Setup of north:
Design topmodule, start of the top module:
module topmodule( input clk,
input rst,
output [3:0] anode,
output [7:0] cathode,
input B1, B2, B3, B4,
input [4:0] operation);
wire refreshclock;
wire refreshtick;
wire [1:0] refreshcounter;
wire [3:0] digit1;
wire [3:0] digit2;
wire [3:0] digit3;
wire [3:0] digit4;
wire [7:0] digit1disp;
wire [7:0] digit2disp;
wire [7:0] digit3disp;
wire [7:0] digit4disp;
wire dot;
wire [3:0] final1, final2, final3, final4; 
wire [13:0] result;     
wire negative_sign;                
clockDivider refreshclockGenerator( .clk(clk),.clk_out(refreshclock),.tick(refreshtick),.rst(rst));
refreshCounter counter(.clk(clk),.rst(rst),.en(refreshtick),.refreshcounter(refreshcounter));
anodeControl anodeControl(.refreshcounter(refreshcounter),.anode(anode));
increment case1(.clk(clk), .en(refreshtick), .rst(rst),.button(B1),.in(digit1));
increment case2(.clk(clk), .en(refreshtick), .rst(rst),.button(B2),.in(digit2));
increment case3(.clk(clk), .en(refreshtick), .rst(rst),.button(B3),.in(digit3));
increment case4(.clk(clk), .en(refreshtick), .rst(rst),.button(B4),.in(digit4));
operations operate(.clk(clk), .en(refreshtick),.operation(operation), .reset(rst), .dig1(digit1), .dig2(digit2), .dig3(digit3),.dig4(digit4), .result(result), .negative_sign(negative_sign),.dot(dot));
seperate_results seperate(.clk(clk), .en(refreshtick), .result(result), .final1(final1), .final2(final2), .final3(final3), .final4(final4));
seven_seg display1(.clk(clk), .en(refreshtick),.in(final1),.dot(1'b1),.rst(rst),.out(digit1disp));
seven_seg display2(.clk(clk), .en(refreshtick),.in(final2),.dot(1'b1),.rst(rst),.out(digit2disp));
seven_seg display3(.clk(clk), .en(refreshtick),.in(final3),.dot(dot),.rst(rst),.out(digit3disp));
seven_seg display4(.clk(clk), .en(refreshtick),.in((negative_sign) ? 4'b1010 : final4),.dot(1'b1),.rst(rst),.out(digit4disp)); 
BCDcontrol control(.digit1(digit1disp), .digit2(digit2disp),.digit3(digit3disp), .digit4(digit4disp),.refreshcounter(refreshcounter),.outDigit(cathode));
endmodule
==> flow/config.mk <==
export PLATFORM = sky130hd
export DESIGN_NAME = topmodule
export DESIGN_NICKNAME = topmodule
export VERILOG_FILES = /design/flow/design.v
export SDC_FILE = /design/flow/constraint.sdc
export NUM_CORES = 4
export LEC_CHECK = 0
export CAP_MARGIN = 40
export CORE_ASPECT_RATIO = 0.84
export CORE_MARGIN = 2
export CORE_UTILIZATION = 72
export CTS_CLUSTER_DIAMETER = 357
export CTS_CLUSTER_SIZE = 25
export PLACE_DENSITY_LB_ADDON = 0.01
export SETUP_SLACK_MARGIN = -1.28
export SLEW_MARGIN = 20
export TNS_END_PERCENT = 5
==> flow/constraint.sdc <==
create_clock -name core_clock -period 13.0 [get_ports {clk}]
set_input_delay 2.6000 -clock core_clock [delete_from_list [all_inputs] [get_ports {clk}]]
set_output_delay 2.6000 -clock core_clock [all_outputs]
set_load 0.01 [all_outputs]
run.sh (not shown) runs the stock make flow with config.mk's settings and CLKGATE_MAP_FILE=.
north: all stages done; final checks FAILED (setup timing).
[inputs] south vs north
Settings: a deleted PLACE_DENSITY_LB_ADDON that had been 0.01; a deleted CTS_CLUSTER_DIAMETER that had been 357; a deleted CORE_ASPECT_RATIO that had been 0.84; a change of SETUP_SLACK_MARGIN from -1.28 to 3.94; a change of CAP_MARGIN from 40 to 20; a deleted TNS_END_PERCENT that had been 5; a change of the clock period (ns, I/O delays scaled along) from 13.0 to 13.6.
## What came out
south terminated abnormally: global routing reported ODB-0269.
Detailed-placement wirelength estimate is lower on south
The initial core utilization was comparable across north and south.
south against north: synthesized cell count essentially unchanged, chip width decreased 15 um, number of buffers inserted by post-CTS setup repair increased 58.
On number of cell rows: south sits above north.
On area inside the core boundary, north and south are neck and neck.
Reported for north and south, post-synthesis simple-gate area fraction turned out identical to the last digit.
| die size | north vs south | ≈ equal |
Changes observed in south relative to north: height of the die picked up an extra about 9%; number of placed instances, taps included neither gained nor lost much.
Relative to south, the following input files were edited for east:
Settings: CTS_CLUSTER_SIZE: 25 -> unset; CORE_UTILIZATION: 72 -> 40; SETUP_SLACK_MARGIN: 3.94 -> unset; the clock period (ns, I/O delays scaled along): 13.6 -> 32.0.
### Flow results
- east ran to completion and came out clean on the timing, design-rule and antenna checks.
- Die span in y ends up lower on south.
- Mean instance size in the synthesized netlist: east vs south identical
- [compare] base=south new=east: instance count of the mapped netlist closely matched the old numbers, count of H-tree levels built during CTS was more or less identical.
- Die size: east exceeds south
- east vs south: core outline area up
For west, these inputs were changed with respect to east:
Settings: the clock period (ns, I/O delays scaled along) changed from 32.0 to 30.0.
### Flow results
west completed; timing, DRC and antenna clean
Between east and west, the flow reports non-clock buffer instance count of the final layout increasing by more than a quarter.
Changes observed in west relative to east: placed cell area rose 70 um^2, count of clock-buffer cells in the layout climbed 3, number of standard cells in the final layout excluding fillers up about 0.7%.
Compared with east, west shows a sequential share of power that is 0.4 points higher.
Switching power summed over all nets grows by a few percent when moving from east to west.
Of the two values seen for worst setup path startpoint, operate.num1[5]$_SDFFCE_PP0P_ was produced by east and operate.num2[4]$_SDFFCE_PP0P_ by west.
west: wire length of the first global-routing pass 1.9% above east
On synthesized cell count, east and west are neck and neck.
Sequential share of layout area in west is 0.16 points below east.
Any difference in part of the power in combinational logic between west and east is small enough to ignore.
Power and IR drop assume default switching activity.
